Design solver, start of the top module:
module solver (
    input clk,
    input reset,
    input insert,
    input advance,
    input [3:0] value,
    output [40:0] solution
);
Size: ~3,500 cells after synthesis, about 370 flip-flops, ~30,000 µm² of cells after synthesis.
clock: 8.74 ns
lec_check: 0
cap_margin: 20
core_margin: 2
core_utilization: 40
slew_margin: 20
run.sh (not shown) runs the stock make flow with config.mk's settings and CLKGATE_MAP_FILE=.
The baseline went through all stages and came out clean.
Change:
Settings changed: ABC_AREA set to 1, CORE_ASPECT_RATIO set to 0.92, CORE_UTILIZATION 40 to 72, CTS_CLUSTER_DIAMETER set to 400, CTS_CLUSTER_SIZE set to 99, PLACE_DENSITY set to 0.41, TNS_END_PERCENT set to 15.
Clock period 8.74 ns to 5.85 ns, I/O delays scaled along.
The new run did not get past global routing on GRT-0232.
Area after synthesis rose by 9.0%.
Synthesized cell count went up by 43%.
Die area decreases by 39%.
Change:
Settings changed: CELL_PAD_IN_SITES_DETAIL_PLACEMENT set to 2, CELL_PAD_IN_SITES_GLOBAL_PLACEMENT set to 2, CORE_ASPECT_RATIO 0.92 to 0.97, CORE_UTILIZATION 72 to 50, CTS_CLUSTER_DIAMETER 400 to not set, CTS_CLUSTER_SIZE 99 to 42, GPL_ROUTABILITY_DRIVEN set to 1, GPL_TIMING_DRIVEN set to 0, HOLD_SLACK_MARGIN set to 0.23, MAX_ROUTING_LAYER set to met4, MIN_ROUTING_LAYER set to met2, PLACE_DENSITY 0.41 to not set, SETUP_SLACK_MARGIN set to 0.94, SLEW_MARGIN 20 to 35, TNS_END_PERCENT 15 to not set.
Clock period 5.85 ns to 9.99 ns, I/O delays scaled along.
Effect:
- The new run stopped in global placement without I/O, error GPL-0301
- area after synthesis stays the same
- die area climbs by well over a third
- synthesized cell count is unchanged
Change:
Settings changed: ABC_AREA 1 to not set, CELL_PAD_IN_SITES_DETAIL_PLACEMENT 2 to not set, CELL_PAD_IN_SITES_GLOBAL_PLACEMENT 2 to not set, CORE_ASPECT_RATIO 0.97 to not set, CORE_UTILIZATION 50 to 72, CTS_CLUSTER_DIAMETER set to 96, CTS_CLUSTER_SIZE 42 to 14, GPL_ROUTABILITY_DRIVEN 1 to not set, GPL_TIMING_DRIVEN 0 to not set, HOLD_SLACK_MARGIN 0.23 to not set, MAX_ROUTING_LAYER met4 to not set, MIN_ROUTING_LAYER met2 to not set, SETUP_SLACK_MARGIN 0.94 to -0.41, SLEW_MARGIN 35 to 20.
Clock period 9.99 ns to 4.23 ns, I/O delays scaled along.
With this change the flow stopped in global routing.
Die area went down by 36%.
Synthesized cell count went down by 30%.
Synthesized area went down by 8.3%.


== run 4 ==
Starting RTL as in the previous note.
==> flow/design.v (excerpt) <==
module solver (
    input clk,
    input reset,
    input insert,
    input advance,
    input [3:0] value,
    output [40:0] solution
);
export LEC_CHECK = 0
export ABC_AREA = 1
export CAP_MARGIN = 5
export CORE_MARGIN = 2
export CORE_UTILIZATION = 72
export CTS_CLUSTER_DIAMETER = 96
export CTS_CLUSTER_SIZE = 73
export SETUP_SLACK_MARGIN = 0.36
export SLEW_MARGIN = 20
create_clock -name core_clock -period 4.23 [get_ports {clk}]
Run 4 got as far as 5_1_grt, where a tool error ended the run.
#### Input delta (run 1 over run 4)
- a change of CAP_MARGIN from 5 to 20
- an added HOLD_SLACK_MARGIN of 0.29
- a change of CTS_CLUSTER_SIZE from 73 to 96
- a deleted SETUP_SLACK_MARGIN that had been 0.36
- an added PLACE_DENSITY of 0.39
- a change of CTS_CLUSTER_DIAMETER from 96 to 340
- a change of the clock period (ns, I/O delays scaled along) from 4.23 to 5.03
Findings:
What ended run 1 was a tool error in 5_1_grt; the run never finished. In terms of floorplan die height, run 1 and run 4 differ only marginally. The count of flip-flops with a built-in enable after synthesis was comparable across run 1 and run 4. When the final numbers for run 1 and run 4 were put side by side, the HPWL after detailed placement turned out to be smaller in run 1. Run 1: setup slack after placement higher than run 4. Count of mapped cells out of synthesis essentially unchanged between run 1 and run 4. The final RePlAce weighted congestion of run 1 falls short of that of run 4 by 3.9%. The standard cell area after detailed placement in run 1 sits 1700 um2 below the value recorded for run 4. The final reports for run 1 and run 4 show total placed cells including tap cells lower in the former.
